Design PIPELINE, start of the top module:
module PIPELINE(input clk,
                input rst,
                input btn,
                input on,
                output [31:0] imem_addr,
                input  [31:0] imem_data,
                output [31:0] dmem_addr,
                output [31:0] dmem_wdata,
                output        dmem_we,
                output        dmem_re,
                input  [31:0] dmem_rdata,
                output        wb_we,
                output [4:0]  wb_reg,
                output [31:0] wb_data);
	wire [31:0] IF_ID_IR_wire;
	wire [31:0] IF_ID_NPC_wire;
	wire [31:0] IF_ID_rs_wire;
	wire [31:0] IF_ID_rt_wire;
	wire [1:0]  ID_EX_WB_wire;
	wire [2:0]  ID_EX_M_wire;
	wire [3:0]  ID_EX_EX_wire;
	wire [31:0] ID_EX_NPC_wire;
	wire [31:0] ID_EX_rdata1out_wire;
	wire [31:0] ID_EX_rdata2out_wire;
	wire [31:0] ID_EX_IR_wire;
	wire [4:0]  ID_EX_instrout_2016_wire;
	wire [4:0]  ID_EX_instrout_1511_wire;
	wire [4:0]  ID_EX_instrout_2521_wire;
	wire [1:0]  EX_MEM_wb_ctlout_wire;
	wire [2:0]  EX_MEM_m_ctlout_wire;
	wire [31:0] EX_MEM_add_result_wire;
	wire        EX_MEM_zero_wire;
	wire [31:0] EX_MEM_alu_result_wire;
	wire [31:0] EX_MEM_rdata2out_wire;
	wire [4:0]  EX_MEM_five_bit_muxout_wire;
	wire        PCSrc_wire;
	wire [4:0]  mem_Write_reg_wire;
	wire [1:0]  mem_control_wb_wire;
	wire [31:0] Read_data_wire;
	wire [31:0] mem_ALU_result_wire;
	wire [31:0] wb_data_wire;
	wire [1:0]  forward_a_sel_wire;
	wire [1:0]  forward_b_sel_wire;
	wire enable_wire;
	wire stall_wire;
	I_FETCH FETCH(
	   .clk(clk),
	   .rst(rst),
	   .stall(stall_wire),
	   .enable(enable_wire),
	   .PCSrc(PCSrc_wire), 
	   .EX_MEM_NPC(EX_MEM_add_result_wire),
	   .imem_data(imem_data),
	   .imem_addr(imem_addr),
	   .IF_ID_IR(IF_ID_IR_wire),
	   .IF_ID_NPC(IF_ID_NPC_wire),
	   .IF_ID_rs(IF_ID_rs_wire),
	   .IF_ID_rt(IF_ID_rt_wire));
	I_DECODE DECODE(
		.clk(clk),
  ...
Size: ~5600 cells after synthesis, about 1400 flip-flops, roughly 0.071 mm2 of cells after synthesis.
export LEC_CHECK = 0
export CAP_MARGIN = 20
export CELL_PAD_IN_SITES_GLOBAL_PLACEMENT = 1
export CORE_MARGIN = 2
export CORE_UTILIZATION = 36
export CTS_CLUSTER_SIZE = 27
export MAX_ROUTING_LAYER = met4
export PLACE_DENSITY = 0.49
export SETUP_SLACK_MARGIN = 0.42
export SLEW_MARGIN = 20
create_clock -name core_clock -period 3.9 [get_ports {clk}]
run.sh (not shown) runs the stock make flow with config.mk's settings and CLKGATE_MAP_FILE=.
The baseline completed, yet does not pass: setup timing.
Rerun with:
- CELL_PAD_IN_SITES_GLOBAL_PLACEMENT: 1 -> default
- CORE_UTILIZATION: 36 -> 68
- CTS_CLUSTER_SIZE: 27 -> 31
- MAX_ROUTING_LAYER: met4 -> default
- PLACE_DENSITY: 0.49 -> default
- SETUP_SLACK_MARGIN: 0.42 -> default
- clock period: 3.9 -> 4.68 ns (I/O delays scaled with it)
What happened:
- The new run ran to the end with violations: setup timing
- synthesized cell count stays the same
- clock power went down by 23%
- worst setup slack improves by 690 ps
- global-route usage goes up by 20 points
- utilization is higher by 36 points
- wire length went down by 6.8%
- die area fell by 47%
- via count climbs by 8.8%
Rerun with:
- CORE_UTILIZATION: 68 -> 40
- CTS_CLUSTER_SIZE: 31 -> default
- clock period: 4.68 -> 6.25 ns (I/O delays scaled with it)
Now the flow ran to the end with no violations.
Fmax shrinks by 7.3%.
Design area shrinks by 3.1%.
Synthesized area stays the same.
Utilization shrinks by 35 points.
Rerun with:
- CORE_UTILIZATION: 40 -> 63
- clock period: 6.25 -> 4.98 ns (I/O delays scaled with it)
- The changed run produced a layout that fails on setup timing
- worst setup slack got worse by 700 ps
- clock power is higher by 23%
- power climbs by 28%
- register-to-register slack got worse by 700 ps
- synthesized cell count stays the same
- cell area goes up by 2.2%
Rerun with:
- CORE_UTILIZATION: 63 -> 72
- CTS_CLUSTER_DIAMETER: default -> 376
- clock period: 4.98 -> 2.0 ns (I/O delays scaled with it)
=> With this change the flow died in 5_1_grt; area after synthesis does not change; die size falls by 12%; synthesized cell count does not change.
Rerun with:
- CORE_UTILIZATION: 72 -> 52
- CTS_CLUSTER_DIAMETER: 376 -> default
- clock period: 2.0 -> 4.15 ns (I/O delays scaled with it)
The new run finished with setup timing left.
Synthesized cell count stays the same.
Synthesized area is unchanged.
Die area is higher by 38%.

## run 1
Starting RTL as in the previous note.
clock: 1.7 ns
lec_check: 0
abc_area: 0
cap_margin: 20
cell_pad_in_sites_detail_placement: 0
core_margin: 2
core_utilization: 45
max_routing_layer: met4
place_density_lb_addon: 0.01
setup_slack_margin: 0.51
slew_margin: 25
tns_end_percent: 20
In run 1 the implementation completed, yet the final layout does not meet the checks, the culprit being negative setup slack.
Changes in run 2 relative to run 1:
Settings: a change of CORE_UTILIZATION from 45 to 59; a deleted TNS_END_PERCENT that had been 20; a deleted CELL_PAD_IN_SITES_DETAIL_PLACEMENT that had been 0; a change of SLEW_MARGIN from 25 to 20; a deleted PLACE_DENSITY_LB_ADDON that had been 0.01; a deleted SETUP_SLACK_MARGIN that had been 0.51; a deleted MAX_ROUTING_LAYER that had been met4; a deleted ABC_AREA that had been 0; a change of the clock period (ns, I/O delays scaled along) from 1.7 to 3.84.
==> results <==
Although run 2 finished all stages, its layout failed final checks on negative setup slack.
Summed area of non-filler cells in the final layout: run 2 vs run 1 down 8.6%
Relative to run 1, worst hold slack after final layout has increased by 0.38 ns in run 2.
Count of H-tree levels built during CTS delta (run 2 -> run 1): insignificant
Summary — area growth from synthesis to layout, run 2 relative to run 1: lower, by 11 points.
Run 2 vs. run 1: clock tree cell share of total cell area held steady; combined global-route utilization of all metal layers shows an increase of 6.3 points.
Setup changes, run 2 to run 3
Settings: putting ABC_AREA at 1 where nothing was set; putting CTS_CLUSTER_SIZE at 94 where nothing was set; swapping 3.84 for 3.01 in the clock period (ns, I/O delays scaled along).
Going from run 2 to run 3, detailed-route wire length per cell went down about 5.3%, power attributed to the clock group has increased.
Taking run 3 over run 2, the total met3 wirelength after detailed routing ratio works out to 1.9.
Core utilization before placement delta (run 3 -> run 2): insignificant
[run 2] flow finished | final checks: failed | reasons: negative setup slack
Ran to the end and failed final checks on negative setup slack: run 3.

PIPELINE again, from the RTL that the note above started with.
clock: 9.33 ns
lec_check: 0
cap_margin: 20
cell_pad_in_sites_detail_placement: 1
cell_pad_in_sites_global_placement: 1
core_margin: 2
core_utilization: 49
gpl_routability_driven: 1
gpl_timing_driven: 0
hold_slack_margin: 0.15
max_routing_layer: met4
min_routing_layer: met1
place_density: 0.38
setup_slack_margin: -0.91
slew_margin: 30
The baseline finished clean.
Next try:
==> flow/config.mk (replaced) <==
export PLATFORM = sky130hd
export DESIGN_NAME = PIPELINE
export DESIGN_NICKNAME = PIPELINE
export VERILOG_FILES = /design/flow/design.v
export SDC_FILE = /design/flow/constraint.sdc
export NUM_CORES = 4
export LEC_CHECK = 0
export CAP_MARGIN = 20
export CORE_MARGIN = 2
export CORE_UTILIZATION = 57
export SLEW_MARGIN = 20
==> flow/constraint.sdc (replaced) <==
create_clock -name core_clock -period 4.07 [get_ports {clk}]
set_input_delay 0.8140 -clock core_clock [delete_from_list [all_inputs] [get_ports {clk}]]
set_output_delay 0.8140 -clock core_clock [all_outputs]
set_load 0.01 [all_outputs]
The changed run ran to the end with violations: negative setup slack. Setup slack degrades by 2200 ps. Power rose by 130%. Worst hold slack loses 60 ps. Via count fell by 1.8%. Count of clock-buffer cells in the layout fell by 1. Combinational power increases to 2.7 times its value. Clock skew drops by 11 ps.
Next try:
--- a/flow/config.mk
+++ b/flow/config.mk
@@ -9,3 +9,3 @@
 export CORE_MARGIN = 2
-export CORE_UTILIZATION = 57
+export CORE_UTILIZATION = 41
 export SLEW_MARGIN = 20
==> flow/constraint.sdc (replaced) <==
create_clock -name core_clock -period 6.25 [get_ports {clk}]
set_input_delay 1.2500 -clock core_clock [delete_from_list [all_inputs] [get_ports {clk}]]
set_output_delay 1.2500 -clock core_clock [all_outputs]
set_load 0.01 [all_outputs]
Result: The new run produced a clean layout. Cell count rose by 1.6%. Clock power fell by 29%. Core utilization fell by 22 points. Hold slack gains 59 ps. Total power fell by 36%. Design area fell by 5.3%. Global-route usage fell by 11 points. Die area rose by 39%.
Next try:
--- a/flow/config.mk
+++ b/flow/config.mk
@@ -9,3 +9,4 @@
 export CORE_MARGIN = 2
-export CORE_UTILIZATION = 41
+export CORE_UTILIZATION = 61
+export SETUP_SLACK_MARGIN = 0.16
 export SLEW_MARGIN = 20
==> flow/constraint.sdc (replaced) <==
create_clock -name core_clock -period 3.47 [get_ports {clk}]
set_input_delay 0.6940 -clock core_clock [delete_from_list [all_inputs] [get_ports {clk}]]
set_output_delay 0.6940 -clock core_clock [all_outputs]
set_load 0.01 [all_outputs]
Result:
- This time the run finished but fails on negative setup slack
- non-clock buffer count went up by 718
- total power went up by well over a third
- global-route usage went up by 15 points
- cell area went up by roughly a tenth
Next try:
--- a/flow/config.mk
+++ b/flow/config.mk
@@ -7,6 +7,6 @@
 export LEC_CHECK = 0
+export ABC_AREA = 1
 export CAP_MARGIN = 20
 export CORE_MARGIN = 2
-export CORE_UTILIZATION = 61
-export SETUP_SLACK_MARGIN = 0.16
+export CORE_UTILIZATION = 72
 export SLEW_MARGIN = 20
==> flow/constraint.sdc (replaced) <==
create_clock -name core_clock -period 1.75 [get_ports {clk}]
set_input_delay 0.3500 -clock core_clock [delete_from_list [all_inputs] [get_ports {clk}]]
set_output_delay 0.3500 -clock core_clock [all_outputs]
set_load 0.01 [all_outputs]
Effect:
- The changed run stopped in global routing with GRT-0116
- die area went down by 12%
- synthesized cell count went up by 53%
- synthesized area went up by 3.8%

job 2224:
Starting RTL as in the previous note.
==> flow/config.mk <==
export PLATFORM = sky130hd
export DESIGN_NAME = PIPELINE
export DESIGN_NICKNAME = PIPELINE
export VERILOG_FILES = /design/flow/design.v
export SDC_FILE = /design/flow/constraint.sdc
export NUM_CORES = 4
export LEC_CHECK = 0
export ABC_AREA = 1
export CAP_MARGIN = 40
export CELL_PAD_IN_SITES_DETAIL_PLACEMENT = 1
export CORE_ASPECT_RATIO = 0.57
export CORE_MARGIN = 6
export CORE_UTILIZATION = 40
export CTS_CLUSTER_DIAMETER = 314
export GPL_ROUTABILITY_DRIVEN = 0
export GPL_TIMING_DRIVEN = 0
export HOLD_SLACK_MARGIN = 0.08
export MIN_ROUTING_LAYER = met2
export PLACE_DENSITY_LB_ADDON = 0.05
export SETUP_SLACK_MARGIN = -0.48
export SLEW_MARGIN = 35
export TNS_END_PERCENT = 30
==> flow/constraint.sdc <==
create_clock -name core_clock -period 6.5 [get_ports {clk}]
set_input_delay 1.3000 -clock core_clock [delete_from_list [all_inputs] [get_ports {clk}]]
set_output_delay 1.3000 -clock core_clock [all_outputs]
set_load 0.01 [all_outputs]
Job 2224 failed in global routing with GRT-0116.
The inputs of job 9385 differ from those of job 2224 as listed below.
- a change of CORE_MARGIN from 6 to 5
- a deleted PLACE_DENSITY_LB_ADDON that had been 0.05
- a change of SLEW_MARGIN from 35 to 20
- a deleted HOLD_SLACK_MARGIN that had been 0.08
- a change of CELL_PAD_IN_SITES_DETAIL_PLACEMENT from 1 to 0
- a deleted GPL_TIMING_DRIVEN that had been 0
- a change of TNS_END_PERCENT from 30 to 75
- a deleted CTS_CLUSTER_DIAMETER that had been 314
- a deleted CORE_ASPECT_RATIO that had been 0.57
- a change of CAP_MARGIN from 40 to 20
- a change of CORE_UTILIZATION from 40 to 57
- a change of SETUP_SLACK_MARGIN from -0.48 to -0.43
- a change of the clock period (ns, I/O delays scaled along) from 6.5 to 5.84
Notes after the runs:
Job 9385 never completed, since it errored out during global routing.
Job 9385 vs job 2224 — setup slack at placement rose 0.66 ns.
Job 9385 vs. job 2224: xor/xnor cell area share of the yosys netlist barely changed, number of buffers created by CTS climbed about 3.3%.
Taking job 2224 as the reference, in job 9385 initial cell density of the core rose 17 points, HPWL reported at the end of detailed placement fell 210,000 um.
Inputs modified between job 9385 and job 3468:
- TNS_END_PERCENT no longer set, was 75
- CORE_UTILIZATION now 61, was 57
- CELL_PAD_IN_SITES_DETAIL_PLACEMENT no longer set, was 0
- GPL_ROUTABILITY_DRIVEN no longer set, was 0
- MIN_ROUTING_LAYER no longer set, was met2
- CORE_MARGIN now 2, was 5
- SETUP_SLACK_MARGIN no longer set, was -0.43
- ABC_AREA no longer set, was 1
- the clock period (ns, I/O delays scaled along) now 4.98, was 5.84
## What came out
Job 3468 finished every stage; the final checks, however, were not passed, the failures being negative setup slack.
Changes observed in job 3468 relative to job 9385: share of the yosys chip area belonging to registers higher; number of cells after detailed placement lower; width of the die lower.
Summed standard-cell area reported by yosys in job 3468 is 3.7% below job 9385.
Taking job 9385 as the reference, in job 3468 chip area now smaller, floorplan row count now smaller.
The area after synthesis in job 3468 sits 3.7% below the value recorded for job 9385.
Changes in job 5921 relative to job 3468:
- changing CORE_UTILIZATION from 61 to 40
- changing the clock period (ns, I/O delays scaled along) from 4.98 to 3.47
### Flow results
- [job 5921] flow finished | final checks: failed | reasons: negative setup slack
- [job 3468] flow finished | final checks: failed | reasons: negative setup slack
- Run comparison: job 5921 startpoint of the worst setup timing path MEMORY.mem_wb.mem_Write_reg[2]$_SDFFE_PP0P_; job 3468 startpoint of the worst setup timing path MEMORY.mem_wb.mem_Write_reg[4]$_SDFFE_PP0P_
- Between job 3468 and job 5921, the final cell utilization of the core is lower for job 5921.
- Routed wire in job 5921 totals more than in job 3468.
- Job 5921 gives more number of clock buffer instances in the layout than job 3468 did.
- On post-route minimum period, job 3468 loses to job 5921.
- On job 5921: power is about 46% higher than what job 3468 gave.
- Side by side, combined global-route utilization of all metal layers turned out lower in job 5921 than in job 3468.

## v9
PIPELINE again, from the RTL that the note above started with.
export LEC_CHECK = 0
export ABC_AREA = 0
export CAP_MARGIN = 20
export CELL_PAD_IN_SITES_DETAIL_PLACEMENT = 0
export CORE_MARGIN = 2
export CORE_UTILIZATION = 70
export CTS_CLUSTER_SIZE = 41
export MAX_ROUTING_LAYER = met4
export PLACE_DENSITY_LB_ADDON = 0.01
export SETUP_SLACK_MARGIN = -0.14
export SLEW_MARGIN = 25
export TNS_END_PERCENT = 80
create_clock -name core_clock -period 4.6 [get_ports {clk}]
v9 is listed as incomplete: the tool reported an error in 5_1_grt and the run ended there.
The following lists how v25 was set up differently from v9:
- a change of CORE_UTILIZATION from 70 to 56
- an added PLACE_DENSITY of 0.5
- a deleted CTS_CLUSTER_SIZE that had been 41
- a deleted SETUP_SLACK_MARGIN that had been -0.14
- a change of TNS_END_PERCENT from 80 to 5
- a deleted PLACE_DENSITY_LB_ADDON that had been 0.01
- a change of the clock period (ns, I/O delays scaled along) from 4.6 to 2.11
## What came out
Status v25: flow complete, layout not clean - setup timing
v9 terminated abnormally: 5_1_grt reported ODB-0269.
v25 vs v9 — starting density of the core dropped 14 points.
Relative to v9, the placeable core region measured on v25 has increased by more than a quarter.
v9 -> v25: synthesized-area fraction occupied by ao, oa, aoi and oai cells delta 0, exact match
As far as cell count after synthesis goes, v25 and v9 are indistinguishable; the numbers are identical.
In the flow results for v9 and v25, the die boundary height is larger on v25.
> inputs changed (v25 -> v41)
- removing PLACE_DENSITY (formerly 0.5)
- setting CTS_CLUSTER_SIZE to 49 for the first time
- changing CORE_UTILIZATION from 56 to 66
- changing TNS_END_PERCENT from 5 to 25
- setting PLACE_DENSITY_LB_ADDON to 0.01 for the first time
- changing the clock period (ns, I/O delays scaled along) from 2.11 to 4.6
To summarise v41: no stage aborted, but the layout did not pass its checks, failing on setup timing.
Compared to v25, v41 was floorplanned on a smaller die.
Per the comparison of v41 with v25, relative contribution of the clock network to total power climbed 0.8 points, data required time at the worst endpoint climbed 2.48 ns.
Compared with v25, in v41 net switching component of the power went down by 56%; area growth from synthesis to final layout went down by 11 points; clock skew went up by 0.0094 ns; last weighted congestion value of the routability-driven placer went up by 2.1%.
diff inputs: v41 => v18
- setting SETUP_SLACK_MARGIN to -0.14 for the first time
- changing TNS_END_PERCENT from 25 to 80
- changing CTS_CLUSTER_SIZE from 49 to 41
- changing CORE_UTILIZATION from 66 to 72
## What came out
Flow for v18 halted at 5_1_grt, error code ODB-0269.
[compare] base=v41 new=v18: number of gates resized after cts climbed 55; fraction of synthesized area in multiplexers has remained practically unchanged; die area fell by 9100 µm².
Power is estimated from default activity; no workload was simulated.
